--- flow/config.mk ---
export PLATFORM = sky130hd
export DESIGN_NAME = cpu
export DESIGN_NICKNAME = cpu
export VERILOG_FILES = /design/flow/design.v
export SDC_FILE = /design/flow/constraint.sdc
export NUM_CORES = 4
export LEC_CHECK = 0
export CAP_MARGIN = 20
export CORE_MARGIN = 2
export CORE_UTILIZATION = 40
export SLEW_MARGIN = 20
--- flow/design.v ---
module ALUb
	(output reg [7:0] Result,
	output reg [3:0] NZVC,  
	input wire [7:0] A, B,
	input wire [2:0] ALU_Sel);
	always @ (*)
		begin
			case (ALU_Sel)
				3'b000: begin		 
							{NZVC[0], Result} = A + B; 		 
							NZVC[3] = Result[7];			 
							if (Result==0)
								NZVC[2] = 1;				 
							else
								NZVC[2] = 0;
							if (A[7]==0 && B[7]==0 && Result[7]==1) 		 
								NZVC[1] = 1;
							else if (A[7]==1 && B[7]==1 && Result[7]==0)
								NZVC[1] = 1;
							else
								NZVC[1] = 0;
						end
				3'b001: begin		 
							{NZVC[0], Result} = A + 1;
							NZVC[3] = Result[7];
							if (Result==0)
								NZVC[2] = 1;
							else
								NZVC[2] = 0;
							if (A[7]==0 && Result[7]==1) 
								NZVC[1] = 1;
							else
								NZVC[1] = 0;
						end	
				3'b010: begin		 
							{NZVC[0], Result} = A - B;
							NZVC[3] = Result[7];
							if (Result==0)
								NZVC[2] = 1;
							else
								NZVC[2] = 0;
							if (A[7]==0 && B[7]==1 && Result[7]==1) 
								NZVC[1] = 1;
							else if (A[7]==1 && B[7]==0 && Result[7]==0)
								NZVC[1] = 1;
							else 
								NZVC[1] = 0;
						end
				3'b011: begin		 
							{NZVC[0], Result} = A - 1;
							NZVC[3] = Result[7];
							if (Result==0)
								NZVC[2] = 1;
							else
								NZVC[2] = 0;
							if (A[7]==1 && Result[7]==0) 
								NZVC[1] = 1;
							else 
								NZVC[1] = 0;          
						end	
				3'b100: begin			 
							Result = A & B;
							NZVC[3] = Result[7];
							if (Result==0)
								NZVC[2] = 1;
							else
								NZVC[2] = 0;
							NZVC[1] = 0;
							NZVC[0] = 0;
						end
				3'b101: begin		 
							Result = A | B;
							NZVC[3] = Result[7];
							if (Result==0)
								NZVC[2] = 1;
							else
								NZVC[2] = 0;
							NZVC[1] = 0;
							NZVC[0] = 0;
						end
				3'b110: begin		 
							Result = A ^ B;
							NZVC[3] = Result[7];
							if (Result==0)
								NZVC[2] = 1;
							else
								NZVC[2] = 0;
							NZVC[1] = 0;
							NZVC[0] = 0;
						end
				3'b111: begin		 
							Result = ~A;
							NZVC[3] = Result[7];
							if (Result==0)
								NZVC[2] = 1;
							else
								NZVC[2] = 0;
							NZVC[1] = 0;
							NZVC[0] = 0;
						end	
				default: begin
							Result = 8'hXX;
							NZVC = 4'hX; 
						end
				endcase	
		end	
endmodule
module data_path 
	(output reg [7:0] address,
	output reg [7:0] to_memory,
	output reg [7:0] IR_out,
	output reg [3:0] CCR_Result, 
	input wire [7:0] from_memory,
	input wire [2:0] ALU_Sel,
	input wire [1:0] Bus1_Sel, Bus2_Sel,
	input wire IR_Load, MAR_Load, PC_Load, A_Load, B_Load, CCR_Load, PC_Inc,
	input wire Clk, Reset);
	wire [3:0] NZVC;
	reg [7:0] IR;
	reg [7:0] Bus1, Bus2;
	reg [7:0] PC, MAR, A, B;
	wire [7:0] ALU_Result;
	always @ (Bus1_Sel, PC, A, B) 
	begin: MUX_BUS1
		case (Bus1_Sel)
			2'b00 : Bus1 = PC;
			2'b01 : Bus1 = A;
			2'b10 : Bus1 = B; 
			default : Bus1 = 8'h00;
		endcase 
	end
	always @ (Bus2_Sel, ALU_Result, Bus1, from_memory) 
	begin: MUX_BUS2
		case (Bus2_Sel)
			2'b00 : Bus2 = ALU_Result;
			2'b01 : Bus2 = Bus1;
			2'b10 : Bus2 = from_memory; 
			default : Bus2 = 8'h00;
		endcase 
	end	
	always @ (Bus1, MAR) 
	begin
		to_memory = Bus1;
		address = MAR; 
	end
	always @ (posedge Clk or negedge Reset)
	begin: INSTRUCTION_REGISTER
		if (!Reset) begin
			IR <= 8'h00;
			IR_out <= 8'h00;  
		end else begin
			if (IR_Load) begin
				IR <= Bus2;
				IR_out <= Bus2;
			end
		end
	end
	always @ (posedge Clk or negedge Reset)
	begin: MEMORY_ADDRESS_REGISTER
		if (!Reset)
			MAR <= 8'h00;
		else
			if (MAR_Load)
				MAR <= Bus2;
	end
	always @ (posedge Clk or negedge Reset)
	begin: PROGRAM_COUNTER
		if (!Reset)
			PC <= 8'h00;
		else
			if (PC_Load)
				PC <= Bus2;
			else if (PC_Inc)
				PC <= MAR + 1;
	end
	always @ (posedge Clk or negedge Reset)  
	begin: A_REGISTER
		if (!Reset)
			A <= 8'h00;
		else
			if (A_Load)
				A <= Bus2;
	end
	always @ (posedge Clk or negedge Reset)  
	begin: B_REGISTER
		if (!Reset)
			B <= 8'h00;
		else
			if (B_Load)
				B <= Bus2;
	end
	ALUb alu(.A(A), .B(B), .ALU_Sel(ALU_Sel), .NZVC(NZVC), .Result(ALU_Result));  
	always @ (posedge Clk or negedge Reset)  
	begin: CONDITION_CODE_REGISTER
		if (!Reset)
			CCR_Result <= 4'h0;
		else
			if (CCR_Load)
				CCR_Result <= NZVC;
	end
endmodule
module control_unit 
	(output reg IR_Load, 
	 output reg MAR_Load, 
	 output reg PC_Load, PC_Inc, 
	 output reg A_Load, B_Load,
	 output reg CCR_Load,
	 output reg [2:0] ALU_Sel,
	 output reg [1:0] Bus1_Sel, Bus2_Sel,
	 output reg write, 
	 input wire [7:0] IR, 
	 input wire [3:0] CCR_Result,
     input wire Clk, Reset);
  	reg [7:0] current_state, next_state;
  	parameter S0_FETCH = 0,   
              S1_FETCH = 1,
              S2_FETCH = 2,
              S3_DECODE = 3,  
              S4_LDA_IMM = 4,  
              S5_LDA_IMM = 5,
              S6_LDA_IMM = 6,
              S4_LDA_DIR = 7,  
              S5_LDA_DIR = 8,
              S6_LDA_DIR = 9,
              S7_LDA_DIR = 10,
              S8_LDA_DIR = 11,
			  S4_STA_DIR = 12,  
			  S5_STA_DIR = 13, 
			  S6_STA_DIR = 14, 
			  S7_STA_DIR = 15, 
			  S4_LDB_IMM = 16,  
			  S5_LDB_IMM = 17,
			  S6_LDB_IMM = 18,
			  S4_LDB_DIR = 19,  
			  S5_LDB_DIR = 20,
			  S6_LDB_DIR = 21,
			  S7_LDB_DIR = 22,
			  S8_LDB_DIR = 23,
			  S4_STB_DIR = 24,  
			  S5_STB_DIR = 25,
			  S6_STB_DIR = 26,
			  S7_STB_DIR = 27,
			  S4_BRA = 28,  
			  S5_BRA = 29,
			  S6_BRA = 30,
			  S4_BEQ = 31,  
			  S5_BEQ = 32,
			  S6_BEQ = 33,
			  S7_BEQ = 34,  
			  S4_BNE = 35,  
			  S5_BNE = 36,
			  S6_BNE = 37,
			  S7_BNE = 38,  
			  S4_BMI = 39,  
			  S5_BMI = 40,
			  S6_BMI = 41, 
			  S7_BMI = 42,  
			  S4_BPL = 43,  
			  S5_BPL = 44,
			  S6_BPL = 45,
			  S7_BPL = 46,  
			  S4_BVS = 47,  
			  S5_BVS = 48,
			  S6_BVS = 49,
			  S7_BVS = 50,  
			  S4_BVC = 51,  
			  S5_BVC = 52, 
			  S6_BVC = 53,
			  S7_BVC = 54,  
			  S4_BCS = 55,  
			  S5_BCS = 56,
			  S6_BCS = 57,
			  S7_BCS = 58,  
			  S4_BCC = 59,  
			  S5_BCC = 60,
			  S6_BCC = 61,
			  S7_BCC = 62,  
			  S4_ADD_AB = 63,  
			  S4_SUB_AB = 64,  
			  S4_AND_AB = 65,  
			  S4_OR_AB = 66,  
 			  S4_INCA = 67,  
			  S4_INCB = 68,  
			  S4_DECA = 69,  
			  S4_DECB = 70,  
			  S4_XORAB = 71,  
			  S4_NOTA = 72,  
			  S4_NOTB = 73,  
			  S4_ADDAB_LDB = 74,  
			  S8_BSKIP = 75;  
			  parameter LDA_IMM = 8'h86;  
			  parameter LDA_DIR = 8'h87;  
			  parameter LDB_IMM = 8'h88;  
			  parameter LDB_DIR = 8'h89;  
			  parameter STA_DIR = 8'h96;  
			  parameter STB_DIR = 8'h97;  
			  parameter ADD_AB = 8'h42;  
			  parameter SUB_AB = 8'h43;  
			  parameter AND_AB = 8'h44;  
			  parameter OR_AB = 8'h45;  
			  parameter INCA = 8'h46;  
			  parameter INCB = 8'h47;  
			  parameter DECA = 8'h48;  
			  parameter DECB = 8'h49;  
			  parameter XOR_AB = 8'h4A;  
			  parameter NOTA = 8'h4B;  
			  parameter NOTB = 8'h4C;  
			  parameter ADDAB_LDB = 8'h4D;  
			  parameter BRA = 8'h20;  
			  parameter BMI = 8'h21;  
			  parameter BPL = 8'h22;  
			  parameter BEQ = 8'h23;  
			  parameter BNE = 8'h24;  
			  parameter BVS = 8'h25;  
			  parameter BVC = 8'h26;  
			  parameter BCS = 8'h27;  
			  parameter BCC = 8'h28;  
  	always @ (posedge Clk or negedge Reset)
  		begin: STATE_MEMORY
  			if (!Reset)
  				current_state <= S0_FETCH;
  			else
  				current_state <= next_state;
  		end
  	always @ (*)
  		begin: NEXT_STATE_LOGIC
  			case (current_state)
  				S0_FETCH : next_state = S1_FETCH;
  				S1_FETCH : next_state = S2_FETCH;
  				S2_FETCH : next_state = S3_DECODE;
  				S3_DECODE : if (IR == LDA_IMM) next_state = S4_LDA_IMM;
  							 else if (IR == LDA_DIR) next_state = S4_LDA_DIR;
  							 else if (IR == STA_DIR) next_state = S4_STA_DIR;
							 else if (IR == LDB_IMM) next_state = S4_LDB_IMM;
							 else if (IR == LDB_DIR) next_state = S4_LDB_DIR;
							 else if (IR == STA_DIR) next_state = S4_STA_DIR;
							 else if (IR == STB_DIR) next_state = S4_STB_DIR;
							 else if (IR == ADD_AB) next_state = S4_ADD_AB;
							 else if (IR == ADDAB_LDB) next_state = S4_ADDAB_LDB;
							 else if (IR == SUB_AB) next_state = S4_SUB_AB;
							 else if (IR == AND_AB) next_state = S4_AND_AB;
							 else if (IR == OR_AB) next_state = S4_OR_AB;
							 else if (IR == INCA) next_state = S4_INCA;
							 else if (IR == INCB) next_state = S4_INCB;
							 else if (IR == DECA) next_state = S4_DECA;
							 else if (IR == DECB) next_state = S4_DECB;
							 else if (IR == XOR_AB) next_state = S4_XORAB;
							 else if (IR == NOTA) next_state = S4_NOTA;
							 else if (IR == NOTB) next_state = S4_NOTB;
							 else if (IR == BRA) next_state = S4_BRA;
							 else if (IR == BMI) 
								begin
									if (CCR_Result[3] == 1)
										next_state = S4_BMI;
									else
										next_state = S7_BMI;
								end
							 else if (IR == BPL) 
								begin
									if (CCR_Result[3] == 0)
										next_state = S4_BPL;
									else
										next_state = S7_BPL;
								end
							 else if (IR == BEQ) 
							 	begin
									if (CCR_Result[2] == 1)
										next_state = S4_BEQ;
									else
										next_state = S7_BEQ;
								end
							 else if (IR == BNE) 
							 	begin
									if (CCR_Result[2] == 0)
										next_state = S4_BNE;
									else
										next_state = S7_BNE;
								end
							 else if (IR == BVS) 
							 	begin
									if (CCR_Result[1] == 1)
										next_state = S4_BVS;
									else
										next_state = S7_BVS;
								end
							 else if (IR == BVC) 
							 	begin
									if (CCR_Result[1] == 0)
										next_state = S4_BVC;
									else
										next_state = S7_BVC;
								end
							 else if (IR == BCS) 
							 	begin
									if (CCR_Result[0] == 1)
										next_state = S4_BCS;
									else
										next_state = S7_BCS;
								end
							 else if (IR == BCC) 
							 	begin
									if (CCR_Result[0] == 0)
										next_state = S4_BCC;
									else
										next_state = S7_BCC;
								end
							 else next_state = S3_DECODE;  
  				S4_LDA_IMM : next_state = S5_LDA_IMM;  
  				S5_LDA_IMM : next_state = S6_LDA_IMM;
				S6_LDA_IMM : next_state = S0_FETCH;
				S4_LDA_DIR : next_state = S5_LDA_DIR;
				S5_LDA_DIR : next_state = S6_LDA_DIR;
				S6_LDA_DIR : next_state = S7_LDA_DIR;
				S7_LDA_DIR : next_state = S8_LDA_DIR;
				S8_LDA_DIR : next_state = S0_FETCH;
				S4_STA_DIR : next_state = S5_STA_DIR;
				S5_STA_DIR : next_state = S6_STA_DIR;
				S6_STA_DIR : next_state = S7_STA_DIR;
				S7_STA_DIR : next_state = S0_FETCH;
				S4_LDB_IMM : next_state = S5_LDB_IMM;
				S5_LDB_IMM : next_state = S6_LDB_IMM;
				S6_LDB_IMM : next_state = S0_FETCH;
				S4_LDB_DIR : next_state = S5_LDB_DIR;
				S5_LDB_DIR : next_state = S6_LDB_DIR;
				S6_LDB_DIR : next_state = S7_LDB_DIR;
				S7_LDB_DIR : next_state = S8_LDB_DIR;
				S8_LDB_DIR : next_state = S0_FETCH;
				S4_STB_DIR : next_state = S5_STB_DIR;
				S5_STB_DIR : next_state = S6_STB_DIR;
				S6_STB_DIR : next_state = S7_STB_DIR;
				S7_STB_DIR : next_state = S0_FETCH;
				S4_BRA : next_state = S5_BRA;
				S5_BRA : next_state = S6_BRA;
				S6_BRA : next_state = S0_FETCH;
			  	S4_BEQ : next_state = S5_BEQ;
				S5_BEQ : next_state = S6_BEQ;
				S6_BEQ : next_state = S0_FETCH;
				S7_BEQ : next_state = S8_BSKIP;
				S4_BNE : next_state = S5_BNE;
				S5_BNE : next_state = S6_BNE;
				S6_BNE : next_state = S0_FETCH;
				S7_BNE : next_state = S8_BSKIP;
				S4_BMI : next_state = S5_BMI;
				S5_BMI : next_state = S6_BMI;
				S6_BMI : next_state = S0_FETCH;
				S7_BMI : next_state = S8_BSKIP;
				S4_BPL : next_state = S5_BPL;
				S5_BPL : next_state = S6_BPL;
				S6_BPL : next_state = S0_FETCH;
				S7_BPL : next_state = S8_BSKIP;
				S4_BVS : next_state = S5_BVS;
				S5_BVS : next_state = S6_BVS;
				S6_BVS : next_state = S0_FETCH;
				S7_BVS : next_state = S8_BSKIP;
				S4_BVC : next_state = S5_BVC;
				S5_BVC : next_state = S6_BVC;
				S6_BVC : next_state = S0_FETCH;
				S7_BVC : next_state = S8_BSKIP;
				S4_BCS : next_state = S5_BCS;
				S5_BCS : next_state = S6_BCS;
				S6_BCS : next_state = S0_FETCH;
				S7_BCS : next_state = S8_BSKIP;
				S4_BCC : next_state = S5_BCC;
				S5_BCC : next_state = S6_BCC;
				S6_BCC : next_state = S0_FETCH;
				S7_BCC : next_state = S8_BSKIP;
				S8_BSKIP : next_state = S0_FETCH;
				S4_ADD_AB : next_state = S0_FETCH;
				S4_SUB_AB : next_state = S0_FETCH;
				S4_AND_AB : next_state = S0_FETCH;
				S4_OR_AB : next_state = S0_FETCH;
				S4_INCA : next_state = S0_FETCH;
  				default  : next_state = S0_FETCH;
  			endcase
  		end
  		always @ (*)
  			begin: OUTPUT_LOGIC
  				case (current_state)
  					S0_FETCH : 
  						begin  
  							IR_Load = 0;
							MAR_Load = 1;
							PC_Load = 0;
							PC_Inc = 0;
 							A_Load = 0;
							B_Load = 0;
 							ALU_Sel = 3'b000;
 							CCR_Load = 0;
 							Bus1_Sel = 2'b00;  
  							Bus2_Sel = 2'b01;  
 							write = 0;
						end
					S1_FETCH : 
  						begin  
  							IR_Load = 0;
							MAR_Load = 0;
							PC_Load = 0;
							PC_Inc = 1;
 							A_Load = 0;
							B_Load = 0;
 							ALU_Sel = 3'b000;
 							CCR_Load = 0;
 							Bus1_Sel = 2'b00;  
  							Bus2_Sel = 2'b01;  
 							write = 0;
						end
					S2_FETCH :
						begin  
							IR_Load = 1;
							MAR_Load = 0;
							PC_Load = 0;
							PC_Inc = 0;
 							A_Load = 0;
							B_Load = 0;
 							ALU_Sel = 3'b000;
 							CCR_Load = 0;
 							Bus1_Sel = 2'b00;  
  							Bus2_Sel = 2'b10;  
 							write = 0;
						end
					S3_DECODE : 
  						begin  
  							IR_Load = 0;
							MAR_Load = 0;
							PC_Load = 0;
							PC_Inc = 0;
 							A_Load = 0;
							B_Load = 0;
 							ALU_Sel = 3'b000;
 							CCR_Load = 0;
 							Bus1_Sel = 2'b00;  
  							Bus2_Sel = 2'b01;  
 							write = 0;
						end
					S4_LDA_IMM : 
  						begin  
  							IR_Load = 0;
							MAR_Load = 1;
							PC_Load = 0;
							PC_Inc = 0;
 							A_Load = 0;
							B_Load = 0;
 							ALU_Sel = 3'b000;
 							CCR_Load = 0;
 							Bus1_Sel = 2'b00;  
  							Bus2_Sel = 2'b01;  
 							write = 0;
						end
					S5_LDA_IMM : 
  						begin  
  							IR_Load = 0;
							MAR_Load = 0;
							PC_Load = 0;
							PC_Inc = 1;
 							A_Load = 0;
							B_Load = 0;
 							ALU_Sel = 3'b000;
 							CCR_Load = 0;
 							Bus1_Sel = 2'b00;  
  							Bus2_Sel = 2'b10;  
 							write = 0;
						end
					S6_LDA_IMM : 
  						begin  
  							IR_Load = 0;
							MAR_Load = 0;
							PC_Load = 0;
							PC_Inc = 0;
 							A_Load = 1;
							B_Load = 0;
 							ALU_Sel = 3'b000;
 							CCR_Load = 0;
 							Bus1_Sel = 2'b00;  
  							Bus2_Sel = 2'b10;  
 							write = 0;
						end
					S4_LDA_DIR : 
  						begin  
  							IR_Load = 0;
							MAR_Load = 1;
							PC_Load = 0;
							PC_Inc = 0;
 							A_Load = 0;
							B_Load = 0;
 							ALU_Sel = 3'b000;
 							CCR_Load = 0;
 							Bus1_Sel = 2'b00;  
  							Bus2_Sel = 2'b01;  
 							write = 0;
						end
					S5_LDA_DIR : 
  						begin  
  							IR_Load = 0;
							MAR_Load = 0;
							PC_Load = 0;
							PC_Inc = 1;
 							A_Load = 0;
							B_Load = 0;
 							ALU_Sel = 3'b000;
 							CCR_Load = 0;
 							Bus1_Sel = 2'b00;  
  							Bus2_Sel = 2'b10;  
 							write = 0;
						end
					S6_LDA_DIR : 
  						begin  
  							IR_Load = 0;
							MAR_Load = 1;
							PC_Load = 0;
							PC_Inc = 0;
 							A_Load = 0;
							B_Load = 0;
 							ALU_Sel = 3'b000;
 							CCR_Load = 0;
 							Bus1_Sel = 2'b00;  
  							Bus2_Sel = 2'b10;  
 							write = 0;
						end
					S7_LDA_DIR :
						begin  
  							IR_Load = 0;
							MAR_Load = 0;
							PC_Load = 0;
							PC_Inc = 0;
 							A_Load = 0;
							B_Load = 0;
 							ALU_Sel = 3'b000;
 							CCR_Load = 0;
 							Bus1_Sel = 2'b00;  
  							Bus2_Sel = 2'b10;  
 							write = 0;
						end
					S8_LDA_DIR :
						begin  
  							IR_Load = 0;
							MAR_Load = 0;
							PC_Load = 0;
							PC_Inc = 0;
 							A_Load = 1;
							B_Load = 0;
 							ALU_Sel = 3'b000;
 							CCR_Load = 0;
 							Bus1_Sel = 2'b00;  
  							Bus2_Sel = 2'b10;  
 							write = 0;
						end
					S4_LDB_IMM : 
  						begin  
  							IR_Load = 0;
							MAR_Load = 1;
							PC_Load = 0;
							PC_Inc = 0;
 							A_Load = 0;
							B_Load = 0;
 							ALU_Sel = 3'b000;
 							CCR_Load = 0;
 							Bus1_Sel = 2'b00;  
  							Bus2_Sel = 2'b01;  
 							write = 0;
						end
					S5_LDB_IMM : 
  						begin  
  							IR_Load = 0;
							MAR_Load = 0;
							PC_Load = 0;
							PC_Inc = 1;
 							A_Load = 0;
							B_Load = 0;
 							ALU_Sel = 3'b000;
 							CCR_Load = 0;
 							Bus1_Sel = 2'b00;  
  							Bus2_Sel = 2'b10;  
 							write = 0;
						end
					S6_LDB_IMM : 
  						begin  
  							IR_Load = 0;
							MAR_Load = 0;
							PC_Load = 0;
							PC_Inc = 0;
 							A_Load = 0;
							B_Load = 1;
 							ALU_Sel = 3'b000;
 							CCR_Load = 0;
 							Bus1_Sel = 2'b00;  
  							Bus2_Sel = 2'b10;  
 							write = 0;
						end
					S4_LDB_DIR : 
  						begin  
  							IR_Load = 0;
							MAR_Load = 1;
							PC_Load = 0;
							PC_Inc = 0;
 							A_Load = 0;
							B_Load = 0;
 							ALU_Sel = 3'b000;
 							CCR_Load = 0;
 							Bus1_Sel = 2'b00;  
  							Bus2_Sel = 2'b01;  
 							write = 0;
						end
					S5_LDB_DIR : 
  						begin  
  							IR_Load = 0;
							MAR_Load = 0;
							PC_Load = 0;
							PC_Inc = 1;
 							A_Load = 0;
							B_Load = 0;
 							ALU_Sel = 3'b000;
 							CCR_Load = 0;
 							Bus1_Sel = 2'b00;  
  							Bus2_Sel = 2'b10;  
 							write = 0;
						end
					S6_LDB_DIR : 
  						begin  
  							IR_Load = 0;
							MAR_Load = 1;
							PC_Load = 0;
							PC_Inc = 0;
 							A_Load = 0;
							B_Load = 0;
 							ALU_Sel = 3'b000;
 							CCR_Load = 0;
 							Bus1_Sel = 2'b00;  
  							Bus2_Sel = 2'b10;  
 							write = 0;
						end
					S7_LDB_DIR : 
  						begin  
  							IR_Load = 0;
							MAR_Load = 0;
							PC_Load = 0;
							PC_Inc = 0;
 							A_Load = 0;
							B_Load = 0;
 							ALU_Sel = 3'b000;
 							CCR_Load = 0;
 							Bus1_Sel = 2'b00;  
  							Bus2_Sel = 2'b10;  
 							write = 0;
						end
					S8_LDB_DIR :
						begin  
  							IR_Load = 0;
							MAR_Load = 0;
							PC_Load = 0;
							PC_Inc = 0;
 							A_Load = 0;
							B_Load = 1;
 							ALU_Sel = 3'b000;
 							CCR_Load = 0;
 							Bus1_Sel = 2'b00;  
  							Bus2_Sel = 2'b10;  
 							write = 0;
						end
					S4_STA_DIR : 
  						begin  
  							IR_Load = 0;
							MAR_Load = 1;
							PC_Load = 0;
							PC_Inc = 0;
 							A_Load = 0;
							B_Load = 0;
 							ALU_Sel = 3'b000;
 							CCR_Load = 0;
 							Bus1_Sel = 2'b00;  
  							Bus2_Sel = 2'b01;  
 							write = 0;
						end
					S5_STA_DIR : 
  						begin  
  							IR_Load = 0;
							MAR_Load = 0;
							PC_Load = 0;
							PC_Inc = 1;
 							A_Load = 0;
							B_Load = 0;
 							ALU_Sel = 3'b000;
 							CCR_Load = 0;
 							Bus1_Sel = 2'b00;  
  							Bus2_Sel = 2'b10;  
 							write = 0;
						end
					S6_STA_DIR : 
  						begin  
  							IR_Load = 0;
							MAR_Load = 1;
							PC_Load = 0;
							PC_Inc = 0;
 							A_Load = 0;
							B_Load = 0;
 							ALU_Sel = 3'b000;
 							CCR_Load = 0;
 							Bus1_Sel = 2'b00;  
  							Bus2_Sel = 2'b10;  
 							write = 0;
						end
					S7_STA_DIR : 
  						begin  
  							IR_Load = 0;
							MAR_Load = 0;
							PC_Load = 0;
							PC_Inc = 0;
 							A_Load = 0;
							B_Load = 0;
 							ALU_Sel = 3'b000;
 							CCR_Load = 0;
 							Bus1_Sel = 2'b01;  
  							Bus2_Sel = 2'b00;  
 							write = 1;
						end
					S4_STB_DIR : 
  						begin  
  							IR_Load = 0;
							MAR_Load = 1;
							PC_Load = 0;
							PC_Inc = 0;
 							A_Load = 0;
							B_Load = 0;
 							ALU_Sel = 3'b000;
 							CCR_Load = 0;
 							Bus1_Sel = 2'b00;  
  							Bus2_Sel = 2'b01;  
 							write = 0;
						end
					S5_STB_DIR : 
  						begin  
  							IR_Load = 0;
							MAR_Load = 0;
							PC_Load = 0;
							PC_Inc = 1;
 							A_Load = 0;
							B_Load = 0;
 							ALU_Sel = 3'b000;
 							CCR_Load = 0;
 							Bus1_Sel = 2'b00;  
  							Bus2_Sel = 2'b10;  
 							write = 0;
						end
					S6_STB_DIR : 
  						begin  
  							IR_Load = 0;
							MAR_Load = 1;
							PC_Load = 0;
							PC_Inc = 0;
 							A_Load = 0;
							B_Load = 0;
 							ALU_Sel = 3'b000;
 							CCR_Load = 0;
 							Bus1_Sel = 2'b00;  
  							Bus2_Sel = 2'b10;  
 							write = 0;
						end
					S7_STB_DIR : 
  						begin  
  							IR_Load = 0;
							MAR_Load = 0;
							PC_Load = 0;
							PC_Inc = 0;
 							A_Load = 0;
							B_Load = 0;
 							ALU_Sel = 3'b000;
 							CCR_Load = 0;
 							Bus1_Sel = 2'b10;  
  							Bus2_Sel = 2'b00;  
 							write = 1;
						end
					S4_ADD_AB : 
  						begin  
  							IR_Load = 0;
							MAR_Load = 0;
							PC_Load = 0;
							PC_Inc = 0;
 							A_Load = 1;
							B_Load = 0;
 							ALU_Sel = 3'b000;
 							CCR_Load = 1;
 							Bus1_Sel = 2'b01;  
  							Bus2_Sel = 2'b00;  
 							write = 0;
						end
					S4_SUB_AB :
						begin  
							IR_Load = 0;
							MAR_Load = 0;
							PC_Load = 0;
							PC_Inc = 0;
 							A_Load = 1;
							B_Load = 0;
 							ALU_Sel = 3'b010;
 							CCR_Load = 1;
 							Bus1_Sel = 2'b01;  
  							Bus2_Sel = 2'b00;  
 							write = 0;
						end
					S4_AND_AB :
						begin  
							IR_Load = 0;
							MAR_Load = 0;
							PC_Load = 0;
							PC_Inc = 0;
 							A_Load = 1;
							B_Load = 0;
 							ALU_Sel = 3'b100;
 							CCR_Load = 1;
 							Bus1_Sel = 2'b01;  
  							Bus2_Sel = 2'b00;  
 							write = 0;
						end
					S4_OR_AB :
						begin  
							IR_Load = 0;
							MAR_Load = 0;
							PC_Load = 0;
							PC_Inc = 0;
 							A_Load = 1;
							B_Load = 0;
 							ALU_Sel = 3'b101;
 							CCR_Load = 1;
 							Bus1_Sel = 2'b01;  
  							Bus2_Sel = 2'b00;  
 							write = 0;
						end
					S4_INCA :
						begin  
							IR_Load = 0;
							MAR_Load = 0;
							PC_Load = 0;
							PC_Inc = 0;
 							A_Load = 1;
							B_Load = 0;
 							ALU_Sel = 3'b001;
 							CCR_Load = 1;
 							Bus1_Sel = 2'b01;  
  							Bus2_Sel = 2'b00;  
 							write = 0;
						end
					S4_DECA :
						begin  
							IR_Load = 0;
							MAR_Load = 0;
							PC_Load = 0;
							PC_Inc = 0;
 							A_Load = 1;
							B_Load = 0;
 							ALU_Sel = 3'b011;
 							CCR_Load = 1;
 							Bus1_Sel = 2'b01;  
  							Bus2_Sel = 2'b00;  
 							write = 0;
						end
					S4_XORAB :
						begin  
							IR_Load = 0;
							MAR_Load = 0;
							PC_Load = 0;
							PC_Inc = 0;
 							A_Load = 1;
							B_Load = 0;
 							ALU_Sel = 3'b110;
 							CCR_Load = 1;
 							Bus1_Sel = 2'b01;  
  							Bus2_Sel = 2'b00;  
 							write = 0;
						end
					S4_NOTA :
						begin  
							IR_Load = 0;
							MAR_Load = 0;
							PC_Load = 0;
							PC_Inc = 0;
 							A_Load = 1;
							B_Load = 0;
 							ALU_Sel = 3'b111;
 							CCR_Load = 1;
 							Bus1_Sel = 2'b01;  
  							Bus2_Sel = 2'b00;  
 							write = 0;
						end
					S4_ADDAB_LDB :
						begin  
							IR_Load = 0;
							MAR_Load = 0;
							PC_Load = 0;
							PC_Inc = 0;
 							A_Load = 0;
							B_Load = 1;
 							ALU_Sel = 3'b000;
 							CCR_Load = 1;
 							Bus1_Sel = 2'b01;  
  							Bus2_Sel = 2'b00;  
 							write = 0;
						end
					S4_INCB :
						begin  
							IR_Load = 0;
							MAR_Load = 0;
							PC_Load = 0;
							PC_Inc = 0;
							A_Load = 0;
							B_Load = 1;
							ALU_Sel = 3'b001;
							CCR_Load = 1;
							Bus1_Sel = 2'b10;  
							Bus2_Sel = 2'b00;  
							write = 0;
						end
					S4_DECB :
						begin  
							IR_Load = 0;
							MAR_Load = 0;
							PC_Load = 0;
							PC_Inc = 0;
							A_Load = 0;
							B_Load = 1;
							ALU_Sel = 3'b011;
							CCR_Load = 1;
							Bus1_Sel = 2'b10;  
							Bus2_Sel = 2'b00;  
							write = 0;
						end
					S4_NOTB :
						begin  
							IR_Load = 0;
							MAR_Load = 0;
							PC_Load = 0;
							PC_Inc = 0;
							A_Load = 0;
							B_Load = 1;
							ALU_Sel = 3'b111;
							CCR_Load = 1;
							Bus1_Sel = 2'b10;  
							Bus2_Sel = 2'b00;  
							write = 0;
						end
					S4_BRA :
						begin  
							IR_Load = 0;
							MAR_Load = 1;
							PC_Load = 0;
							PC_Inc = 0;
							A_Load = 0;
							B_Load = 0;
							ALU_Sel = 3'b000;
							CCR_Load = 0;
							Bus1_Sel = 2'b00;  
							Bus2_Sel = 2'b01;  
							write = 0;
						end
					S5_BRA :
						begin  
							IR_Load = 0;
							MAR_Load = 0;
							PC_Load = 0;
							PC_Inc = 0;
							A_Load = 0;
							B_Load = 0;
							ALU_Sel = 3'b000;
							CCR_Load = 0;
							Bus1_Sel = 2'b00;  
							Bus2_Sel = 2'b10;  
							write = 0;
						end
					S6_BRA :
						begin  
							IR_Load = 0;
							MAR_Load = 0;
							PC_Load = 1;
							PC_Inc = 0;
							A_Load = 0;
							B_Load = 0;
							ALU_Sel = 3'b000;
							CCR_Load = 0;
							Bus1_Sel = 2'b00;  
							Bus2_Sel = 2'b10;  
							write = 0;
						end
					S4_BMI :
						begin  
							IR_Load = 0;
							MAR_Load = 1;
							PC_Load = 0;
							PC_Inc = 0;
							A_Load = 0;
							B_Load = 0;
							ALU_Sel = 3'b000;
							CCR_Load = 0;
							Bus1_Sel = 2'b00;  
							Bus2_Sel = 2'b01;  
							write = 0;
						end
					S5_BMI :
						begin  
							IR_Load = 0;
							MAR_Load = 0;
							PC_Load = 0;
							PC_Inc = 0;
							A_Load = 0;
							B_Load = 0;
							ALU_Sel = 3'b000;
							CCR_Load = 0;
							Bus1_Sel = 2'b00;  
							Bus2_Sel = 2'b10;  
							write = 0;
						end
					S6_BMI :
						begin  
							IR_Load = 0;
							MAR_Load = 0;
							PC_Load = 1;
							PC_Inc = 0;
							A_Load = 0;
							B_Load = 0;
							ALU_Sel = 3'b000;
							CCR_Load = 0;
							Bus1_Sel = 2'b00;  
							Bus2_Sel = 2'b10;  
							write = 0;
						end
					S7_BMI :
						begin  
							IR_Load = 0;
							MAR_Load = 1;
							PC_Load = 0;
							PC_Inc = 0;
							A_Load = 0;
							B_Load = 0;
							ALU_Sel = 3'b000;
							CCR_Load = 0;
							Bus1_Sel = 2'b00;  
							Bus2_Sel = 2'b01;  
							write = 0;
						end
					S4_BPL :
						begin  
							IR_Load = 0;
							MAR_Load = 1;
							PC_Load = 0;
							PC_Inc = 0;
							A_Load = 0;
							B_Load = 0;
							ALU_Sel = 3'b000;
							CCR_Load = 0;
							Bus1_Sel = 2'b00;  
							Bus2_Sel = 2'b01;  
							write = 0;
						end
					S5_BPL :
						begin  
							IR_Load = 0;
							MAR_Load = 0;
							PC_Load = 0;
							PC_Inc = 0;
							A_Load = 0;
							B_Load = 0;
							ALU_Sel = 3'b000;
							CCR_Load = 0;
							Bus1_Sel = 2'b00;  
							Bus2_Sel = 2'b10;  
							write = 0;
						end
					S6_BPL :
						begin  
							IR_Load = 0;
							MAR_Load = 0;
							PC_Load = 1;
							PC_Inc = 0;
							A_Load = 0;
							B_Load = 0;
							ALU_Sel = 3'b000;
							CCR_Load = 0;
							Bus1_Sel = 2'b00;  
							Bus2_Sel = 2'b10;  
							write = 0;
						end
					S7_BPL :
						begin  
							IR_Load = 0;
							MAR_Load = 1;
							PC_Load = 0;
							PC_Inc = 0;
							A_Load = 0;
							B_Load = 0;
							ALU_Sel = 3'b000;
							CCR_Load = 0;
							Bus1_Sel = 2'b00;  
							Bus2_Sel = 2'b01;  
							write = 0;
						end
					S4_BEQ :
						begin  
							IR_Load = 0;
							MAR_Load = 1;
							PC_Load = 0;
							PC_Inc = 0;
							A_Load = 0;
							B_Load = 0;
							ALU_Sel = 3'b000;
							CCR_Load = 0;
							Bus1_Sel = 2'b00;  
							Bus2_Sel = 2'b01;  
							write = 0;
						end
					S5_BEQ :
						begin  
							IR_Load = 0;
							MAR_Load = 0;
							PC_Load = 0;
							PC_Inc = 0;
							A_Load = 0;
							B_Load = 0;
							ALU_Sel = 3'b000;
							CCR_Load = 0;
							Bus1_Sel = 2'b00;  
							Bus2_Sel = 2'b10;  
							write = 0;
						end
					S6_BEQ :
						begin  
							IR_Load = 0;
							MAR_Load = 0;
							PC_Load = 1;
							PC_Inc = 0;
							A_Load = 0;
							B_Load = 0;
							ALU_Sel = 3'b000;
							CCR_Load = 0;
							Bus1_Sel = 2'b00;  
							Bus2_Sel = 2'b10;  
							write = 0;
						end
					S7_BEQ :
						begin  
							IR_Load = 0;
							MAR_Load = 1;
							PC_Load = 0;
							PC_Inc = 0;
							A_Load = 0;
							B_Load = 0;
							ALU_Sel = 3'b000;
							CCR_Load = 0;
							Bus1_Sel = 2'b00;  
							Bus2_Sel = 2'b01;  
							write = 0;
						end
					S4_BNE :
						begin  
							IR_Load = 0;
							MAR_Load = 1;
							PC_Load = 0;
							PC_Inc = 0;
							A_Load = 0;
							B_Load = 0;
							ALU_Sel = 3'b000;
							CCR_Load = 0;
							Bus1_Sel = 2'b00;  
							Bus2_Sel = 2'b01;  
							write = 0;
						end
					S5_BNE :
						begin  
							IR_Load = 0;
							MAR_Load = 0;
							PC_Load = 0;
							PC_Inc = 0;
							A_Load = 0;
							B_Load = 0;
							ALU_Sel = 3'b000;
							CCR_Load = 0;
							Bus1_Sel = 2'b00;  
							Bus2_Sel = 2'b10;  
							write = 0;
						end
					S6_BNE :
						begin  
							IR_Load = 0;
							MAR_Load = 0;
							PC_Load = 1;
							PC_Inc = 0;
							A_Load = 0;
							B_Load = 0;
							ALU_Sel = 3'b000;
							CCR_Load = 0;
							Bus1_Sel = 2'b00;  
							Bus2_Sel = 2'b10;  
							write = 0;
						end
					S7_BNE :
						begin  
							IR_Load = 0;
							MAR_Load = 1;
							PC_Load = 0;
							PC_Inc = 0;
							A_Load = 0;
							B_Load = 0;
							ALU_Sel = 3'b000;
							CCR_Load = 0;
							Bus1_Sel = 2'b00;  
							Bus2_Sel = 2'b01;  
							write = 0;
						end
					S4_BVS :
						begin  
							IR_Load = 0;
							MAR_Load = 1;
							PC_Load = 0;
							PC_Inc = 0;
							A_Load = 0;
							B_Load = 0;
							ALU_Sel = 3'b000;
							CCR_Load = 0;
							Bus1_Sel = 2'b00;  
							Bus2_Sel = 2'b01;  
							write = 0;
						end
					S5_BVS :
						begin  
							IR_Load = 0;
							MAR_Load = 0;
							PC_Load = 0;
							PC_Inc = 0;
							A_Load = 0;
							B_Load = 0;
							ALU_Sel = 3'b000;
							CCR_Load = 0;
							Bus1_Sel = 2'b00;  
							Bus2_Sel = 2'b10;  
							write = 0;
						end
					S6_BVS :
						begin  
							IR_Load = 0;
							MAR_Load = 0;
							PC_Load = 1;
							PC_Inc = 0;
							A_Load = 0;
							B_Load = 0;
							ALU_Sel = 3'b000;
							CCR_Load = 0;
							Bus1_Sel = 2'b00;  
							Bus2_Sel = 2'b10;  
							write = 0;
						end
					S7_BVS :
						begin  
							IR_Load = 0;
							MAR_Load = 1;
							PC_Load = 0;
							PC_Inc = 0;
							A_Load = 0;
							B_Load = 0;
							ALU_Sel = 3'b000;
							CCR_Load = 0;
							Bus1_Sel = 2'b00;  
							Bus2_Sel = 2'b01;  
							write = 0;
						end
					S4_BVC :
						begin  
							IR_Load = 0;
							MAR_Load = 1;
							PC_Load = 0;
							PC_Inc = 0;
							A_Load = 0;
							B_Load = 0;
							ALU_Sel = 3'b000;
							CCR_Load = 0;
							Bus1_Sel = 2'b00;  
							Bus2_Sel = 2'b01;  
							write = 0;
						end
					S5_BVC :
						begin  
							IR_Load = 0;
							MAR_Load = 0;
							PC_Load = 0;
							PC_Inc = 0;
							A_Load = 0;
							B_Load = 0;
							ALU_Sel = 3'b000;
							CCR_Load = 0;
							Bus1_Sel = 2'b00;  
							Bus2_Sel = 2'b10;  
							write = 0;
						end
					S6_BVC :
						begin  
							IR_Load = 0;
							MAR_Load = 0;
							PC_Load = 1;
							PC_Inc = 0;
							A_Load = 0;
							B_Load = 0;
							ALU_Sel = 3'b000;
							CCR_Load = 0;
							Bus1_Sel = 2'b00;  
							Bus2_Sel = 2'b10;  
							write = 0;
						end
					S7_BVC :
						begin  
							IR_Load = 0;
							MAR_Load = 1;
							PC_Load = 0;
							PC_Inc = 0;
							A_Load = 0;
							B_Load = 0;
							ALU_Sel = 3'b000;
							CCR_Load = 0;
							Bus1_Sel = 2'b00;  
							Bus2_Sel = 2'b01;  
							write = 0;
						end
					S4_BCS :
						begin  
							IR_Load = 0;
							MAR_Load = 1;
							PC_Load = 0;
							PC_Inc = 0;
							A_Load = 0;
							B_Load = 0;
							ALU_Sel = 3'b000;
							CCR_Load = 0;
							Bus1_Sel = 2'b00;  
							Bus2_Sel = 2'b01;  
							write = 0;
						end
					S5_BCS :
						begin  
							IR_Load = 0;
							MAR_Load = 0;
							PC_Load = 0;
							PC_Inc = 0;
							A_Load = 0;
							B_Load = 0;
							ALU_Sel = 3'b000;
							CCR_Load = 0;
							Bus1_Sel = 2'b00;  
							Bus2_Sel = 2'b10;  
							write = 0;
						end
					S6_BCS :
						begin  
							IR_Load = 0;
							MAR_Load = 0;
							PC_Load = 1;
							PC_Inc = 0;
							A_Load = 0;
							B_Load = 0;
							ALU_Sel = 3'b000;
							CCR_Load = 0;
							Bus1_Sel = 2'b00;  
							Bus2_Sel = 2'b10;  
							write = 0;
						end
					S7_BCS :
						begin  
							IR_Load = 0;
							MAR_Load = 1;
							PC_Load = 0;
							PC_Inc = 0;
							A_Load = 0;
							B_Load = 0;
							ALU_Sel = 3'b000;
							CCR_Load = 0;
							Bus1_Sel = 2'b00;  
							Bus2_Sel = 2'b01;  
							write = 0;
						end
					S4_BCC :
						begin  
							IR_Load = 0;
							MAR_Load = 1;
							PC_Load = 0;
							PC_Inc = 0;
							A_Load = 0;
							B_Load = 0;
							ALU_Sel = 3'b000;
							CCR_Load = 0;
							Bus1_Sel = 2'b00;  
							Bus2_Sel = 2'b01;  
							write = 0;
						end
					S5_BCC :
						begin  
							IR_Load = 0;
							MAR_Load = 0;
							PC_Load = 0;
							PC_Inc = 0;
							A_Load = 0;
							B_Load = 0;
							ALU_Sel = 3'b000;
							CCR_Load = 0;
							Bus1_Sel = 2'b00;  
							Bus2_Sel = 2'b10;  
							write = 0;
						end
					S6_BCC :
						begin  
							IR_Load = 0;
							MAR_Load = 0;
							PC_Load = 1;
							PC_Inc = 0;
							A_Load = 0;
							B_Load = 0;
							ALU_Sel = 3'b000;
							CCR_Load = 0;
							Bus1_Sel = 2'b00;  
							Bus2_Sel = 2'b10;  
							write = 0;
						end
					S7_BCC :
						begin  
							IR_Load = 0;
							MAR_Load = 1;
							PC_Load = 0;
							PC_Inc = 0;
							A_Load = 0;
							B_Load = 0;
							ALU_Sel = 3'b000;
							CCR_Load = 0;
							Bus1_Sel = 2'b00;  
							Bus2_Sel = 2'b01;  
							write = 0;
						end
					S8_BSKIP :
						begin  
							IR_Load = 0;
							MAR_Load = 0;
							PC_Load = 0;
							PC_Inc = 1;
							A_Load = 0;
							B_Load = 0;
							ALU_Sel = 3'b000;
							CCR_Load = 0;
							Bus1_Sel = 2'b00;  
							Bus2_Sel = 2'b10;  
							write = 0;
						end
					default : 
						begin
							IR_Load = 0;
							MAR_Load = 0;
							PC_Load = 0;
							PC_Inc = 0;
							A_Load = 0;
							B_Load = 0;
							ALU_Sel = 3'b000;
							CCR_Load = 0;
							Bus1_Sel = 2'b00;  
							Bus2_Sel = 2'b00;  
							write = 0;
						end
  				endcase
  			end
endmodule
module cpu 
	(output wire [7:0] address,
	 output wire [7:0] to_memory,
	 output wire write,
	 input wire [7:0] from_memory, 
     input wire clk, reset);
        wire IR_Load;
    wire MAR_Load;
    wire PC_Load;
    wire PC_Inc;
    wire A_Load;
    wire B_Load;
    wire CCR_Load;
    wire[2:0] ALU_Sel;
    wire[1:0] Bus1_Sel, Bus2_Sel;
    wire[7:0] IR;
    wire[3:0] CCR_Result;
	control_unit ctrl_un0 (
        .IR_Load(IR_Load),
        .MAR_Load(MAR_Load),
        .PC_Load(PC_Load),
        .PC_Inc(PC_Inc),
        .A_Load(A_Load),
        .B_Load(B_Load),
        .CCR_Load(CCR_Load),
        .ALU_Sel(ALU_Sel),
        .Bus1_Sel(Bus1_Sel),
        .Bus2_Sel(Bus2_Sel),
        .write(write),
        .IR(IR),
        .CCR_Result(CCR_Result),
        .Clk(clk),
        .Reset(reset)
	);
	data_path dt_pht0 (
		.address(address),
        .to_memory(to_memory),
        .IR_out(IR),
        .CCR_Result(CCR_Result),
        .from_memory(from_memory),
        .ALU_Sel(ALU_Sel),
        .Bus1_Sel(Bus1_Sel),
        .Bus2_Sel(Bus2_Sel),
        .IR_Load(IR_Load),
        .MAR_Load(MAR_Load),
        .PC_Load(PC_Load),
        .PC_Inc(PC_Inc),
        .A_Load(A_Load),
        .B_Load(B_Load),
        .CCR_Load(CCR_Load),
        .Clk(clk),
        .Reset(reset)
	);
endmodule
--- flow/run.sh ---
#!/bin/bash
# the make line also repeats each setting of config.mk as NAME=value (left out here)
make -C /OpenROAD-flow-scripts/flow DESIGN_CONFIG=/design/flow/config.mk WORK_HOME=/design/flow/orfs CLKGATE_MAP_FILE= finish
--- flow/constraint.sdc ---
create_clock -name core_clock -period 4.09 [get_ports {clk}]
set_input_delay 0.8180 -clock core_clock [delete_from_list [all_inputs] [get_ports {clk}]]
set_output_delay 0.8180 -clock core_clock [all_outputs]
set_load 0.01 [all_outputs]
==> reports/qor.json, run 1 <==
{
  "power_leakage_uw": 0.00267,
  "worst_pin_slew_ns": 0.987,
  "worst_setup_hold_path_clk_slew_ns": 0.07,
  "setup_tns_ns": 0,
  "post_cts_hold_buffer_count": 0,
  "worst_ir_drop_vdd_uv": 470,
  "netlist_logic_family_top": "AND-OR/OR-AND gates",
  "crit_slowest_cell": "sky130_fd_sc_hd__clkdlybuf4s50_1",
  "dp_cells": 999,
  "synth-simple-area-share": 0.255,
  "place_hpwl_mm": 18.0,
  "antenna_found_initial": 0,
  "grt_max_degree": 52,
  "fin_util": 0.447,
  "gr-total-overflow": 0,
  "place.gp.congestion": 0.990,
  "floorplan.core_util": 0.408,
  "drc": 0,
  "vias_per_cell": 6.66,
  "core_area_um2": 15100,
  "root_buffer": "sky130_fd_sc_hd__clkbuf_16",
  "period_needed_ns": 3.89,
  "cts.sinks": 51,
  "synth_area_leader_cell": "sky130_fd_sc_hd__dfrtp_1",
  "status": "complete, no violations",
  "io_pins": 27,
  "number_of_nets_in_the_layout": 868,
  "chipArea_um2": 16500,
  "crit_path_max_incr_delay_ns": 0.61,
  "cap_viol_max_count": 0,
  "synth.mux.area_fraction": 0.0587,
  "worst_slew_margin_rel": 0.333,
  "place_worst_setup_slack_ns": 0.377,
  "route.antenna.diode_count": 0,
  "num_rows": 45,
  "synth.area.top_cells": "sky130_fd_sc_hd__dfrtp_1 (21%), sky130_fd_sc_hd__ha_1 (7.7%), sky130_fd_sc_hd__a21oi_1 (5.4%)",
  "fin_ws_ns": 0.202,
  "worst_setup_path_endpoint": "to_memory[5]",
  "buffer_ports.inserted": 26,
  "global_route_wire_length_before_repair_mm": 36.1,
  "final_min_period_over_clock_period": 0.951,
  "synth_seq_share": 0.206,
  "tritoncts": "yes",
  "total_number_of_vias": 6706,
  "synthMostInstantiatedCell": "sky130_fd_sc_hd__nand2_1",
  "enable_flop_cells": 0,
  "critical_path_class": "reg2out",
  "cp.required_ns": 3.27,
  "stage_log_warnings": 51,
  "post_cts.resized_instances": 0,
  "power_sequential_uw": 1170,
  "synth_area_um2": 6180,
  "regToRegSetupSlack_ns": 0.51,
  "power_switching_share": 0.569,
  "critical_path.reg2reg.startpoint": "ctrl_un0.current_state[1]",
  "setup.worst_path.start": "ctrl_un0.current_state[1]",
  "crit_path_end_kind": "output port",
  "cp_num_buf_inv": 2,
  "final.fill_count": 1519,
  "clock_power_uw": 440,
  "aoi_share": 0.296,
  "synthesis.instances": 816,
  "overall_power_uw": 6730,
  "power.combinational.fraction": 0.761,
  "worstHoldPathCells": 2,
  "synth_top_area_share": 0.206,
  "cts_buf_count": 5,
  "share_clk_of_total_power": 0.065,
  "hold_viol_final": 0,
  "p_comb_uw": 5130,
  "critPathMaxFanout": 12,
  "instances_no_fill": 1007,
  "ff_type": "sky130_fd_sc_hd__dfrtp_1",
  "synthAdderAreaFrac": 0.0834,
  "syn-mean-instance-area_um2": 7.58,
  "yosys-stat-cells": 816,
  "crit_chain": "inv_1 -> ha_1 -> and3b_1 -> o21ai_1 -> and2_1 -> a21oi_1 -> o21ai_0 -> clkdlybuf4s50_1",
  "hold_path_end": "dt_pht0.B[5]",
  "chipHeight_um": 128,
  "fin_skew_ns": 0.00622,
  "common_cells": "sky130_fd_sc_hd__nand2_1 (71), sky130_fd_sc_hd__a21oi_1 (67), sky130_fd_sc_hd__nor2_1 (63), sky130_fd_sc_hd__dfrtp_1 (51), sky130_fd_sc_hd__o21ai_0 (48)",
  "seqPwrFrac": 0.173,
  "routed_wire_length_per_instance_um": 23.1,
  "timing.critical_path.max_delay_family": "buffers and inverters",
  "net-switching-power_uw": 3830,
  "yosys_warnings": 3,
  "holdCritStartpoint": "dt_pht0.B[5]",
  "cts_max_level": 2,
  "ctsLongestPathBuffers": 2,
  "final-setup-viol-count": 0,
  "rsz0062_at_grt": "false",
  "timing.critical_path.depth": 8,
  "areaGrowthSynthToFinish_pct": 9.41,
  "reg2reg_depth": 10,
  "fmax_mhz": 257,
  "power_density_nw_per_um2": 995,
  "start_kind": "flip-flop",
  "clock.latency.late_pin_ns": 0.30,
  "synth_chip_area_um2": 6180,
  "detail-route-antenna-nets": 0,
  "timing.rr.end": "dt_pht0.A[4]",
  "syn_nets": 866,
  "worst_ep_arrival_time_ns": 3.07,
  "gr-usage-all-layers": 0.284,
  "power_report.internal_total_uw": 2900,
  "detail_route.first_pass.iterations": 5,
  "cts_post_setup_buffers_inserted": 0,
  "hp-class": "reg2reg",
  "synth_cell_types": 89,
  "die_x_extent_um": 128,
  "timing.final.max_slew_violations": 0,
  "count_of_state_elements_after_synthesis": 51,
  "dr.first_iter.drc_count": 802,
  "yosys.area_share.xor_xnor": 0.0354,
  "drt-total-wl_mm": 23.3,
  "top_power_group": "combinational logic",
  "grt_pass1_vias": 6127,
  "synth_async_sr_flop_share": 1.00
}
## layer usage
metal	GRT usage	wire length (um)
met2	0.436	10300
met3	0.0565	1830
met1	0.401	10400
met4	0.0899	739
met5	0	0
## per-stage QoR
| step | area, um^2 | hold WS (ns) |
|---|---|---|
| 3_3_place_gp | 6600 | 0.521 |
| 3_5_place_dp | 6600 | 0.523 |
| 4_1_cts | 6760 | 0.541 |
| 5_1_grt | 6770 | 0.562 |
| 2_1_floorplan | 6180 | 0.482 |
| 6_report | 6770 | 0.540 |
## layout make-up
cell class / count / area [um^2] / area share
multi-input cells: 672 / 4520 / 0.667
flip-flops and latches: 51 / 1280 / 0.189
repair buffers: 52 / 450 / 0.0666
well taps: 188 / 235 / 0.0348
inverters: 36 / 135 / 0.0200
clock buffers: 5 / 125 / 0.0185
clock inverters: 3 / 27.5 / 0.00407
==> run 2: changes to the inputs <==
ABC_AREA = 1   (was unset)
CELL_PAD_IN_SITES_DETAIL_PLACEMENT = 0   (was unset)
CORE_ASPECT_RATIO = 1.14   (was unset)
CORE_UTILIZATION = 71   (was 40)
CTS_CLUSTER_DIAMETER = 87   (was unset)
CTS_CLUSTER_SIZE = 15   (was unset)
MIN_ROUTING_LAYER = met1   (was unset)
PLACE_DENSITY_LB_ADDON = 0.11   (was unset)
SETUP_SLACK_MARGIN = 0.41   (was unset)
clock period = 3.09 ns   (was 4.09 ns; I/O delays follow)
==> run 2 against run 1 <==
The flow now stops in global routing (5_1_grt). Synthesized cell count grew 16%. Die size is 45% lower. Synthesized area decreased by 4.2%.
==> reports/qor.json, run 2 <==
{
  "yosys-stat-cells": 943,
  "aoi_share": 0.138,
  "synthMostInstantiatedCell": "sky130_fd_sc_hd__nand2_1",
  "synth.mux.area_fraction": 0,
  "buffer_ports.inserted": 26,
  "cts_buf_count": 5,
  "yosys_warnings": 3,
  "haltStage": "global routing (5_1_grt)",
  "tool.error": "[ERROR GRT-0232] Routing congestion too high. Check the congestion heatmap in the GUI.",
  "die_x_extent_um": 89.5,
  "floorplan.core_util": 0.731,
  "dp_cells": 1077,
  "num_rows": 35,
  "count_of_state_elements_after_synthesis": 51,
  "cts_max_level": 2,
  "ff_type": "sky130_fd_sc_hd__dfrtp_1",
  "cts.sinks": 51,
  "synth_seq_share": 0.215,
  "place_hpwl_mm": 14.6,
  "synth-simple-area-share": 0.423,
  "common_cells": "sky130_fd_sc_hd__nand2_1 (237), sky130_fd_sc_hd__inv_1 (116), sky130_fd_sc_hd__nor2_1 (113), sky130_fd_sc_hd__nand3_1 (81), sky130_fd_sc_hd__dfrtp_1 (51)",
  "synthesis.instances": 943,
  "ctsLongestPathBuffers": 2,
  "core_area_um2": 8100,
  "synth_area_um2": 5920,
  "synth.area.top_cells": "sky130_fd_sc_hd__dfrtp_1 (22%), sky130_fd_sc_hd__nand2_1 (15%), sky130_fd_sc_hd__ha_1 (8.0%)",
  "root_buffer": "sky130_fd_sc_hd__clkbuf_8",
  "synth_async_sr_flop_share": 1.00,
  "io_pins": 27,
  "yosys.area_share.xor_xnor": 0.0355,
  "synth_area_leader_cell": "sky130_fd_sc_hd__dfrtp_1",
  "status": "stopped before the end",
  "synth_chip_area_um2": 5920,
  "gr-usage-all-layers": 0.881,
  "synth_cell_types": 46,
  "synth_top_area_share": 0.215,
  "enable_flop_cells": 0,
  "chipArea_um2": 9090,
  "place.gp.congestion": 1.09,
  "synthAdderAreaFrac": 0.0870,
  "syn-mean-instance-area_um2": 6.28,
  "chipHeight_um": 102,
  "post_cts_hold_buffer_count": 0,
  "syn_nets": 993,
  "gr-total-overflow": 226,
  "netlist_logic_family_top": "simple AND/OR/NAND/NOR gates"
}
==> run 2: through the flow <==
step	area [um^2]	setup slack [ns]
floorplan	5920	0.674
global placement	6340	0.156
detailed placement	6340	0.0794
CTS	6970	0.351
==> run 2: what timing repair did <==
action,4_1_cts
gates resized,98
setup buffers,40
endpoints found under the setup margin,21
gates cloned,3
pin swaps,15
==> run 2: layer usage <==
metal / GRT overflow / global-route usage
met1: 2 / 0.849
met2: 136 / 1.03
met3: 9 / 0.736
met4: 79 / 0.958
met5: 0 / 0.398
==> run 3: changes to the inputs <==
CELL_PAD_IN_SITES_DETAIL_PLACEMENT = unset   (was 0)
CORE_ASPECT_RATIO = unset   (was 1.14)
CORE_UTILIZATION = 68   (was 71)
CTS_CLUSTER_DIAMETER = unset   (was 87)
CTS_CLUSTER_SIZE = 94   (was 15)
MIN_ROUTING_LAYER = unset   (was met1)
PLACE_DENSITY = 0.38   (was unset)
PLACE_DENSITY_LB_ADDON = unset   (was 0.11)
SETUP_SLACK_MARGIN = unset   (was 0.41)
clock period = 5.61 ns   (was 3.09 ns; I/O delays follow)
==> run 3 against run 2 <==
Now clean on timing, DRC and antenna. Die size rose by 4.2%. Synthesized cell count did not move. Synthesized area did not move.
==> reports/qor.json, run 3 <==
{
  "synthesis.instances": 943,
  "route.antenna.diode_count": 0,
  "detail-route-antenna-nets": 0,
  "clock.latency.late_pin_ns": 0.32,
  "cp_num_buf_inv": 4,
  "areaGrowthSynthToFinish_pct": 7.73,
  "common_cells": "sky130_fd_sc_hd__nand2_1 (237), sky130_fd_sc_hd__inv_1 (116), sky130_fd_sc_hd__nor2_1 (113), sky130_fd_sc_hd__nand3_1 (81), sky130_fd_sc_hd__dfrtp_1 (51)",
  "cts_max_level": 2,
  "synth.mux.area_fraction": 0,
  "fin_ws_ns": 1.51,
  "timing.rr.end": "dt_pht0.A[2]",
  "vias_per_cell": 6.26,
  "reg2reg_depth": 17,
  "ff_type": "sky130_fd_sc_hd__dfrtp_1",
  "cap_viol_max_count": 0,
  "status": "complete, no violations",
  "power_switching_share": 0.589,
  "cp.required_ns": 4.49,
  "timing.critical_path.max_delay_family": "buffers and inverters",
  "net-switching-power_uw": 2230,
  "drt-total-wl_mm": 19.0,
  "rsz0062_at_grt": "false",
  "post_cts_hold_buffer_count": 0,
  "root_buffer": "sky130_fd_sc_hd__clkbuf_8",
  "global_route_wire_length_before_repair_mm": 31.3,
  "grt_max_degree": 52,
  "fin_skew_ns": 0.0148,
  "yosys_warnings": 3,
  "hold_path_end": "dt_pht0.PC[3]",
  "fin_util": 0.743,
  "worst_slew_margin_rel": 0.409,
  "worst_setup_hold_path_clk_slew_ns": 0.12,
  "worstHoldPathCells": 2,
  "dp_cells": 1060,
  "place.gp.congestion": 1.07,
  "place_worst_setup_slack_ns": 1.93,
  "holdCritStartpoint": "dt_pht0.PC[3]",
  "synth_async_sr_flop_share": 1.00,
  "yosys-stat-cells": 943,
  "routed_wire_length_per_instance_um": 17.7,
  "crit_slowest_cell": "sky130_fd_sc_hd__clkdlybuf4s50_1",
  "hold_viol_final": 0,
  "final_min_period_over_clock_period": 0.732,
  "cts_buf_count": 5,
  "synth_area_leader_cell": "sky130_fd_sc_hd__dfrtp_1",
  "overall_power_uw": 3790,
  "power.combinational.fraction": 0.725,
  "period_needed_ns": 4.10,
  "setup_tns_ns": 0,
  "synth_cell_types": 46,
  "crit_chain": "inv_1 -> ha_1 -> inv_1 -> nor2_1 -> inv_1 -> o21ai_0 -> nor2_4 -> nor2_4 -> nand2_1 -> nand3_1 -> clkdlybuf4s50_1",
  "synthAdderAreaFrac": 0.0870,
  "io_pins": 27,
  "synthMostInstantiatedCell": "sky130_fd_sc_hd__nand2_1",
  "total_number_of_vias": 6696,
  "grt_pass1_vias": 6479,
  "drc": 0,
  "critPathMaxFanout": 17,
  "synth.area.top_cells": "sky130_fd_sc_hd__dfrtp_1 (22%), sky130_fd_sc_hd__nand2_1 (15%), sky130_fd_sc_hd__ha_1 (8.0%)",
  "fmax_mhz": 244,
  "critical_path.reg2reg.startpoint": "ctrl_un0.current_state[1]",
  "stage_log_warnings": 53,
  "worst_setup_path_endpoint": "to_memory[4]",
  "gr-usage-all-layers": 0.407,
  "syn-mean-instance-area_um2": 6.28,
  "worst_pin_slew_ns": 0.880,
  "final.fill_count": 695,
  "dr.first_iter.drc_count": 537,
  "aoi_share": 0.138,
  "post_cts.resized_instances": 0,
  "synth_area_um2": 5920,
  "synth_seq_share": 0.215,
  "buffer_ports.inserted": 26,
  "start_kind": "flip-flop",
  "power_sequential_uw": 717,
  "seqPwrFrac": 0.189,
  "setup.worst_path.start": "ctrl_un0.current_state[0]",
  "crit_path_max_incr_delay_ns": 0.57,
  "top_power_group": "combinational logic",
  "netlist_logic_family_top": "simple AND/OR/NAND/NOR gates",
  "ctsLongestPathBuffers": 2,
  "crit_path_end_kind": "output port",
  "number_of_nets_in_the_layout": 1010,
  "synth_chip_area_um2": 5920,
  "cts.sinks": 51,
  "synth_top_area_share": 0.215,
  "detail_route.first_pass.iterations": 5,
  "power_leakage_uw": 0.00311,
  "timing.final.max_slew_violations": 0,
  "gr-total-overflow": 0,
  "floorplan.core_util": 0.689,
  "yosys.area_share.xor_xnor": 0.0355,
  "chipArea_um2": 9470,
  "chipHeight_um": 97.3,
  "clock_power_uw": 327,
  "place_hpwl_mm": 14.8,
  "num_rows": 34,
  "antenna_found_initial": 0,
  "instances_no_fill": 1069,
  "power_density_nw_per_um2": 594,
  "power_report.internal_total_uw": 1560,
  "core_area_um2": 8590,
  "count_of_state_elements_after_synthesis": 51,
  "tritoncts": "yes",
  "p_comb_uw": 2750,
  "die_x_extent_um": 97.3,
  "regToRegSetupSlack_ns": 2.70,
  "enable_flop_cells": 0,
  "syn_nets": 993,
  "hp-class": "reg2reg",
  "worst_ir_drop_vdd_uv": 454,
  "critical-path-top-cell-by-count": "sky130_fd_sc_hd__inv_1",
  "critical_path_class": "reg2out",
  "final-setup-viol-count": 0,
  "share_clk_of_total_power": 0.086,
  "timing.critical_path.depth": 11,
  "worst_ep_arrival_time_ns": 2.98,
  "cts_post_setup_buffers_inserted": 0,
  "synth-simple-area-share": 0.423
}
==> run 3: cell type report <==
cell class | instances | area (um^2) | share of cell area
multi-input combinational | 742 | 4050 | 0.635
clock inverter | 3 | 71.3 | 0.0112
tap | 108 | 135 | 0.0212
timing repair buffer | 30 | 285 | 0.0447
inverter | 130 | 493 | 0.0773
clock buffer | 5 | 68.8 | 0.0108
sequential | 51 | 1280 | 0.200
==> run 3: per-stage QoR <==
stage	hold slack [ns]	instance area (um^2)
after floorplan	0.450	5920
after global placement	0.472	6230
after detailed placement	0.471	6230
after CTS	0.507	6370
after global routing	0.541	6380
final	0.506	6380
==> run 3: per-layer routing <==
metal	vias to the layer above	routed length [um]	track usage	part of all wire
li1	3108	-	-	-
met1	3029	6990	0.475	0.37
met2	445	9040	0.692	0.48
met3	114	1490	0.0633	0.078
met4	0	1440	0.269	0.076
met5	-	0	0	0
==> run 4: changes to the inputs <==
CORE_UTILIZATION = 72   (was 68)
CTS_CLUSTER_DIAMETER = 247   (was unset)
CTS_CLUSTER_SIZE = 17   (was 94)
PLACE_DENSITY = unset   (was 0.38)
PLACE_DENSITY_LB_ADDON = 0.08   (was unset)
SETUP_SLACK_MARGIN = 0.31   (was unset)
clock period = 3.1 ns   (was 5.61 ns; I/O delays follow)
==> run 4 against run 3 <==
Total power is 100% higher. Highest routed layer unchanged. Combinational power rose by 110%. Non-clock buffer count grew 42. Worst setup slack worse by 1.4 ns. Synthesized cell count did not move. Cell area is 8.4% higher. Via count increased by 15%. Clock skew is essentially flat. Sequential power grew 85%. Cell count grew 3.7%.
==> reports/qor.json, run 4 <==
{
  "status": "complete, no violations",
  "critPathMaxFanout": 10,
  "period_needed_ns": 2.97,
  "yosys.area_share.xor_xnor": 0.0355,
  "place.gp.congestion": 1.06,
  "place_hpwl_mm": 14.8,
  "fmax_mhz": 337,
  "power_density_nw_per_um2": 1110,
  "dr.first_iter.drc_count": 1400,
  "chipHeight_um": 94.7,
  "synth.area.top_cells": "sky130_fd_sc_hd__dfrtp_1 (22%), sky130_fd_sc_hd__nand2_1 (15%), sky130_fd_sc_hd__ha_1 (8.0%)",
  "timing.rr.end": "dt_pht0.A[6]",
  "synth_top_area_share": 0.215,
  "overall_power_uw": 7680,
  "rsz0062_at_grt": "true",
  "syn_nets": 993,
  "enable_flop_cells": 0,
  "buffer_ports.inserted": 26,
  "timing.final.max_slew_violations": 0,
  "hold-worst-slack_ns": 0.415,
  "netlist_logic_family_top": "simple AND/OR/NAND/NOR gates",
  "fin_skew_ns": 0.0146,
  "grt_pass1_vias": 6774,
  "floorplan.core_util": 0.732,
  "stage_log_warnings": 54,
  "num_rows": 33,
  "synthAdderAreaFrac": 0.0870,
  "hp-class": "in2async",
  "power.combinational.fraction": 0.768,
  "crit_slowest_cell": "sky130_fd_sc_hd__dfrtp_2",
  "start_kind": "flip-flop",
  "synth_cell_types": 46,
  "antenna_found_initial": 1,
  "seqPwrFrac": 0.174,
  "share_clk_of_total_power": 0.059,
  "chipArea_um2": 8970,
  "synthesis.instances": 943,
  "ff_type": "sky130_fd_sc_hd__dfrtp_1",
  "ctsLongestPathBuffers": 2,
  "setup.worst_path.start": "dt_pht0.A[5]",
  "net-switching-power_uw": 4690,
  "clock_power_uw": 450,
  "critical_path_class": "reg2reg",
  "hold_viol_final": 0,
  "critical_path.reg2reg.startpoint": "dt_pht0.A[5]",
  "synth_chip_area_um2": 5920,
  "synth_area_um2": 5920,
  "timing.critical_path.max_delay_family": "simple AND/OR/NAND/NOR gates",
  "power_sequential_uw": 1330,
  "areaGrowthSynthToFinish_pct": 16.7,
  "worst_pin_slew_ns": 0.694,
  "worst_slew_margin_rel": 0.538,
  "final_min_period_over_clock_period": 0.958,
  "root_buffer": "sky130_fd_sc_hd__clkbuf_8",
  "power_report.internal_total_uw": 3000,
  "crit_path_end_kind": "flip-flop",
  "cts_max_level": 2,
  "timing.critical_path.depth": 12,
  "cap_viol_max_count": 0,
  "clock.latency.late_pin_ns": 0.33,
  "power_leakage_uw": 0.00335,
  "count_of_state_elements_after_synthesis": 51,
  "final.fill_count": 467,
  "power_switching_share": 0.610,
  "worst_setup_hold_path_clk_slew_ns": 0.11,
  "die_x_extent_um": 94.7,
  "common_cells": "sky130_fd_sc_hd__nand2_1 (237), sky130_fd_sc_hd__inv_1 (116), sky130_fd_sc_hd__nor2_1 (113), sky130_fd_sc_hd__nand3_1 (81), sky130_fd_sc_hd__dfrtp_1 (51)",
  "worst_ep_arrival_time_ns": 3.20,
  "worst_ir_drop_vdd_uv": 888,
  "route.antenna.diode_count": 0,
  "yosys-stat-cells": 943,
  "global_route_wire_length_before_repair_mm": 32.1,
  "grt_max_degree": 52,
  "post_cts_hold_buffer_count": 0,
  "core_area_um2": 8090,
  "detail_route.first_pass.iterations": 12,
  "drt-total-wl_mm": 23.5,
  "fin_ws_ns": 0.131,
  "detail-route-antenna-nets": 0,
  "tritoncts": "yes",
  "synth_async_sr_flop_share": 1.00,
  "crit_chain": "inv_1 -> ha_2 -> nand2_1 -> or2_2 -> nand3_1 -> xor2_1 -> inv_1 -> a21oi_1 -> nand2_1 -> nand2_2 -> nand2_1 -> o21ai_1",
  "total_number_of_vias": 7670,
  "drc": 0,
  "worst_setup_path_endpoint": "dt_pht0.A[6]",
  "crit_path_max_incr_delay_ns": 0.52,
  "io_pins": 27,
  "aoi_share": 0.138,
  "yosys_warnings": 3,
  "cp.required_ns": 3.33,
  "syn-mean-instance-area_um2": 6.28,
  "p_comb_uw": 5900,
  "routed_wire_length_per_instance_um": 21.2,
  "synth-simple-area-share": 0.423,
  "synth.mux.area_fraction": 0,
  "cts.sinks": 51,
  "cp_num_buf_inv": 2,
  "synth_area_leader_cell": "sky130_fd_sc_hd__dfrtp_1",
  "place_worst_setup_slack_ns": 0.0865,
  "gr-total-overflow": 0,
  "number_of_nets_in_the_layout": 1053,
  "critical-path-top-cell-by-count": "sky130_fd_sc_hd__nand2_1",
  "synth_seq_share": 0.215,
  "vias_per_cell": 6.92,
  "final-setup-viol-count": 0,
  "regToRegSetupSlack_ns": 0.13,
  "cts_buf_count": 5,
  "gr-usage-all-layers": 0.461,
  "top_power_group": "combinational logic",
  "synthMostInstantiatedCell": "sky130_fd_sc_hd__nand2_1",
  "reg2reg_depth": 12
}
==> run 4: repair_timing <==
action,4_1_cts,5_1_grt
resized,51,47
buffers inserted,13,15
endpoints found under the setup margin,8,40
gates cloned,1,1
pin swaps,9,18
==> run 4: final cells by class <==
cell class,count,area [um^2],share of cell area
clock inverters,2,16.3,0.00235
clock buffers,6,82.6,0.0119
inverters,130,503,0.0727
repair buffers,72,649,0.0939
flip-flops and latches,51,1290,0.186
well taps,105,131,0.0190
multi-input cells,743,4250,0.614
==> run 4: per-stage QoR <==
step	cell area, um^2	TNS (ns)	cells	util
after global placement	6340	0	1071	0.784
after global routing	6910	-0.171	1109	0.854
after floorplan	5920	0	943	-
after CTS	6630	0	1093	0.819
final	6910	0	1109	0.854
after detailed placement	6340	0	1071	0.784
==> run 4: metal layers <==
| metal | GRT usage | vias to the layer above | routed length, um |
|---|---|---|---|
| met3 | 0.0886 | 329 | 3010 |
| li1 | - | 3197 | - |
| met2 | 0.754 | 790 | 10200 |
| met5 | 0 | - | 0 |
| met1 | 0.531 | 3354 | 7600 |
| met4 | 0.353 | 0 | 2710 |
Power is estimated from default activity; no workload was simulated.
